build 56:
## mp2
module mp2 #(
    parameter CLK_FREQ = 12000000,
    parameter INTERVAL = CLK_FREQ / 360
)(
    input logic clk,
    input logic rst,
    output logic RGB_R,
    output logic RGB_G,
    output logic RGB_B
);
export LEC_CHECK = 0
export ABC_AREA = 0
export CAP_MARGIN = 20
export CELL_PAD_IN_SITES_GLOBAL_PLACEMENT = 3
export CORE_MARGIN = 2
export CORE_UTILIZATION = 35
export CTS_CLUSTER_DIAMETER = 319
export CTS_CLUSTER_SIZE = 100
export PLACE_DENSITY = 0.46
export SETUP_SLACK_MARGIN = 5.0
export SLEW_MARGIN = 20
export TNS_END_PERCENT = 10
create_clock -name core_clock -period 30.0 [get_ports {clk}]
run.sh (not shown) runs the stock make flow with config.mk's settings and CLKGATE_MAP_FILE=.
Build 56 | status: complete | timing, DRC, antenna: pass
Here is what was changed in the inputs of build 10 compared with build 56.
Settings: CTS_CLUSTER_SIZE changed from 100 to 98; CTS_CLUSTER_DIAMETER changed from 319 to 385; SETUP_SLACK_MARGIN changed from 5.0 to -0.58; CELL_PAD_IN_SITES_GLOBAL_PLACEMENT removed (was 3); TNS_END_PERCENT changed from 10 to 5; CORE_ASPECT_RATIO newly set to 1.88; PLACE_DENSITY changed from 0.46 to 0.78; CORE_UTILIZATION changed from 35 to 46; CORE_MARGIN changed from 2 to 8.
Notes after the runs:
- Between build 56 and build 10, number of well taps is lower for build 10, build 56 comes in above that.
- Share of power burned in the clock network (build 10 over build 56): decrease, 0.3 points
- Build 10 against build 56: number of cells after detailed placement lower; combinational power share higher.
- Build 10 did not stop at any stage, and its layout met the timing, DRC and antenna checks.
For build 6, these inputs were changed with respect to build 10:
Settings: a change of CORE_UTILIZATION from 46 to 72; a change of ABC_AREA from 0 to 1.
==> results <==
- Build 6 ends up with lower multiplexer share of the synthesized area than build 10 does.
- Between build 10 and build 6, the share of cell area taken by flip-flops and latches figures differ only marginally.
- Clock latency at the later pin of the worst-skew pair: build 10 vs build 6, no meaningful difference
- Parity-gate share of the synthesized area counting xor and xnor cells (lower): build 6
- Taking build 10 as the reference point, the fmax of build 6 rises by about 10%.
- The required time of the critical path on build 10 is in line with that on build 6.
- Of build 6 and build 10, the run reporting the lower final design instance area without fill was build 10.
- In build 6 relative to build 10, total power draw had gone down by a little under 10%.
- Re cell count after synthesis: build 6 is 398 up on build 10.

* * *

Starting RTL as in the previous note.
==> flow/design.v (excerpt) <==
module mp2 #(
    parameter CLK_FREQ = 12000000,
    parameter INTERVAL = CLK_FREQ / 360
)(
    input logic clk,
    input logic rst,
    output logic RGB_R,
    output logic RGB_G,
    output logic RGB_B
);
clock: 15.1 ns
lec_check: 0
cap_margin: 20
core_margin: 2
core_utilization: 71
cts_cluster_diameter: 260
cts_cluster_size: 32
hold_slack_margin: 0.29
place_density_lb_addon: 0.0
setup_slack_margin: 4.2
slew_margin: 20
The starting point ran to the end with violations: negative setup slack.
Next try:
- CORE_UTILIZATION: 71 -> 54
- CTS_CLUSTER_DIAMETER: 260 -> unset
- CTS_CLUSTER_SIZE: 32 -> unset
- HOLD_SLACK_MARGIN: 0.29 -> unset
- PLACE_DENSITY_LB_ADDON: 0.0 -> unset
- SETUP_SLACK_MARGIN: 4.2 -> unset
- clock period: 15.1 -> 22.0 ns (I/O delays scaled with it)
=> With this change the flow produced a clean layout; setup slack improved by 2.1 ns; cell count decreases by 4.1%; global-route usage shrinks by 17 points.
Next try:
- CORE_UTILIZATION: 54 -> 40
- clock period: 22.0 -> 30.0 ns (I/O delays scaled with it)
=> Global-route usage goes down by 7.4 points. Count of clock-buffer cells in the layout falls by 1. Final area climbs by 0.79%. Cell count is higher by 5.3%. Critical path depth came out lower by 3. Combinational power goes down by 24%. Routed wire length rose by 0.81%. Clock power drops by 33%. Total power is lower by 25%.
Next try:
- ABC_AREA: unset -> 1
- CELL_PAD_IN_SITES_GLOBAL_PLACEMENT: unset -> 1
- HOLD_SLACK_MARGIN: unset -> 0.14
- PLACE_DENSITY_LB_ADDON: unset -> 0.02
- SETUP_SLACK_MARGIN: unset -> 0.32
- SLEW_MARGIN: 20 -> 5
- TNS_END_PERCENT: unset -> 95
Sequential power went down slightly. Core utilization went down by 0.24 points. Final area went up slightly. Clock power barely changes. Power went down by roughly a tenth. Routed wire length went up by a few percent. Via count went up by a few percent. Setup slack improves by 2.0 ns. Area after synthesis went up slightly. Cell count went up by about a fifth.

* * *

Starting RTL as in the previous note.
clock: 13.8 ns
lec_check: 0
cap_margin: 20
core_margin: 2
core_utilization: 66
cts_cluster_diameter: 197
cts_cluster_size: 89
setup_slack_margin: 0.13
slew_margin: 20
The first run ended with an error in global routing (5_1_grt) on GRT-0232.
Then changed:
- CORE_UTILIZATION: 66 -> 65
- CTS_CLUSTER_DIAMETER: 197 -> default
- CTS_CLUSTER_SIZE: 89 -> 58
- MAX_ROUTING_LAYER: default -> met4
- SETUP_SLACK_MARGIN: 0.13 -> default
- clock period: 13.8 -> 28.2 ns (I/O delays scaled with it)
With this change the flow finished clean.
Area after synthesis is unchanged.
Die area came out higher by 1.5%.
Synthesized cell count is unchanged.
Then changed:
- CAP_MARGIN: 20 -> 15
- CORE_UTILIZATION: 65 -> 68
- CTS_CLUSTER_DIAMETER: default -> 234
Result: Total power shrinks by 0.33%. Cell count shrinks by 1.7%. Register-to-register slack gets worse by 0.06 ns. Worst hold slack gets better by 0.032 ns. Non-clock buffer count is unchanged. Setup slack gets better by 0.0070 ns. Utilization grows by 3.8 points. Sequential share of layout area barely changes. Clock power grows by 12%. Routed wire length shrinks by 1.9%. Maximum frequency barely changes.

* * *

run A:
Starting RTL as in the previous note.
==> flow/design.v (excerpt) <==
module mp2 #(
    parameter CLK_FREQ = 12000000,
    parameter INTERVAL = CLK_FREQ / 360
)(
    input logic clk,
    input logic rst,
    output logic RGB_R,
    output logic RGB_G,
    output logic RGB_B
);
clock: 30.0 ns
lec_check: 0
cap_margin: 15
cell_pad_in_sites_detail_placement: 0
cell_pad_in_sites_global_placement: 1
core_margin: 6
core_utilization: 40
cts_cluster_diameter: 72
gpl_routability_driven: 1
gpl_timing_driven: 1
hold_slack_margin: 0.24
min_routing_layer: met2
place_density_lb_addon: 0.24
slew_margin: 20
tns_end_percent: 40
diff inputs: run A => run B
- removing HOLD_SLACK_MARGIN (formerly 0.24)
- changing GPL_ROUTABILITY_DRIVEN from 1 to 0
- removing TNS_END_PERCENT (formerly 40)
- removing CTS_CLUSTER_DIAMETER (formerly 72)
- removing PLACE_DENSITY_LB_ADDON (formerly 0.24)
- removing CELL_PAD_IN_SITES_GLOBAL_PLACEMENT (formerly 1)
- changing CELL_PAD_IN_SITES_DETAIL_PLACEMENT from 0 to 2
- removing MIN_ROUTING_LAYER (formerly met2)
- removing GPL_TIMING_DRIVEN (formerly 1)
- changing CORE_MARGIN from 6 to 2
## What came out
Run B reached the end of the flow, and the finished layout is clean on the timing, DRC and antenna checks.
Summary: with run A as the reference, filler-free cell count of the finished design in run B moved down slightly.
Compared with run A, run B shows a higher largest stage delay on the critical path.
Area fraction of clock buffers and clock inverters: run B vs run A — no meaningful difference
Between run B and run A, synthesis-to-finish area growth is higher for run A, run B comes in under that.
Going from run A to run B, first-pass GRT wire length increased 36 mm, wire length on met2 rose 45%, total length of routed wires went up 40%, flop share of the area closely matched the old numbers.
> inputs changed (run B -> run C)
- PLACE_DENSITY_LB_ADDON newly set to 0.09
- GPL_TIMING_DRIVEN newly set to 0
- CELL_PAD_IN_SITES_DETAIL_PLACEMENT changed from 2 to 0
- SLEW_MARGIN changed from 20 to 5
- MIN_ROUTING_LAYER newly set to met2
- GPL_ROUTABILITY_DRIVEN changed from 0 to 1
==> results <==
- To summarise run C: no stage aborted, but the layout did not pass its checks, failing on design-rule violations.
- The higher layout overhead on the synthesized area of run B and run C is in run C.
- Run C: final cell count higher than run B
- Density: run C denser than run B
[inputs] run D vs run C
- SLEW_MARGIN changed from 5 to 20
- CORE_UTILIZATION changed from 40 to 49
- CELL_PAD_IN_SITES_DETAIL_PLACEMENT removed (was 0)
- SETUP_SLACK_MARGIN newly set to -0.58
- PLACE_DENSITY_LB_ADDON changed from 0.09 to 0.3
- GPL_TIMING_DRIVEN removed (was 0)
- CORE_MARGIN changed from 2 to 8
- CAP_MARGIN changed from 15 to 20
- CTS_CLUSTER_DIAMETER newly set to 385
- MIN_ROUTING_LAYER removed (was met2)
- GPL_ROUTABILITY_DRIVEN removed (was 1)
Findings:
- Run D completed; timing, DRC and antenna clean
- Run D ends up with a clock share of power that is 0.5 points lower than in run C.
- Higher net switching share of the total power goes to run C over run D.
- Total power in run D is 2.8% lower than in run C
- Delta (run D minus run C): fmax climbed 5.3%; count of buffer and inverter cells on the critical path dropped 3.
- Compared with run C, number of global-route vias before repair in run D decreased by more than a quarter.

* * *

Starting RTL as in the previous note.
==> flow/design.v (excerpt) <==
module mp2 #(
    parameter CLK_FREQ = 12000000,
    parameter INTERVAL = CLK_FREQ / 360
)(
    input logic clk,
    input logic rst,
    output logic RGB_R,
    output logic RGB_G,
    output logic RGB_B
);
==> flow/config.mk <==
export PLATFORM = sky130hd
export DESIGN_NAME = mp2
export DESIGN_NICKNAME = mp2
export VERILOG_FILES = /design/flow/design.v
export SDC_FILE = /design/flow/constraint.sdc
export NUM_CORES = 4
export LEC_CHECK = 0
export ABC_AREA = 1
export CAP_MARGIN = 20
export CORE_ASPECT_RATIO = 0.5
export CORE_MARGIN = 2
export CORE_UTILIZATION = 72
export CTS_CLUSTER_DIAMETER = 397
export CTS_CLUSTER_SIZE = 94
export PLACE_DENSITY = 0.42
export SETUP_SLACK_MARGIN = -1.27
export SLEW_MARGIN = 20
==> flow/constraint.sdc <==
create_clock -name core_clock -period 12.8 [get_ports {clk}]
set_input_delay 2.5600 -clock core_clock [delete_from_list [all_inputs] [get_ports {clk}]]
set_output_delay 2.5600 -clock core_clock [all_outputs]
set_load 0.01 [all_outputs]
The starting point failed in 5_1_grt.
Change:
- CORE_ASPECT_RATIO: 0.5 -> default
- CTS_CLUSTER_DIAMETER: 397 -> default
- CTS_CLUSTER_SIZE: 94 -> 100
- PLACE_DENSITY: 0.42 -> default
- SETUP_SLACK_MARGIN: -1.27 -> -1.2
- TNS_END_PERCENT: default -> 10
- clock period: 12.8 -> 12.7 ns (I/O delays scaled with it)
Outcome: The new run failed in 5_1_grt (GRT-0232); synthesized area does not change; die size hardly moves; synthesized cell count stays the same.
Change:
- CORE_UTILIZATION: 72 -> 35
- CTS_CLUSTER_DIAMETER: default -> 319
- SETUP_SLACK_MARGIN: -1.2 -> default
- TNS_END_PERCENT: 10 -> 70
- clock period: 12.7 -> 30.0 ns (I/O delays scaled with it)
Outcome: This time the run completed without violations. Synthesized cell count does not change. Die area is higher by 100%. Synthesized area is unchanged.
Change:
- ABC_AREA: 1 -> default
- CORE_UTILIZATION: 35 -> 57
- TNS_END_PERCENT: 70 -> 5
Effect:
- flip-flop count stays the same
- synthesized cell count goes down by about 15%
- clock-buffer cell count is unchanged
Power and IR drop assume default switching activity.
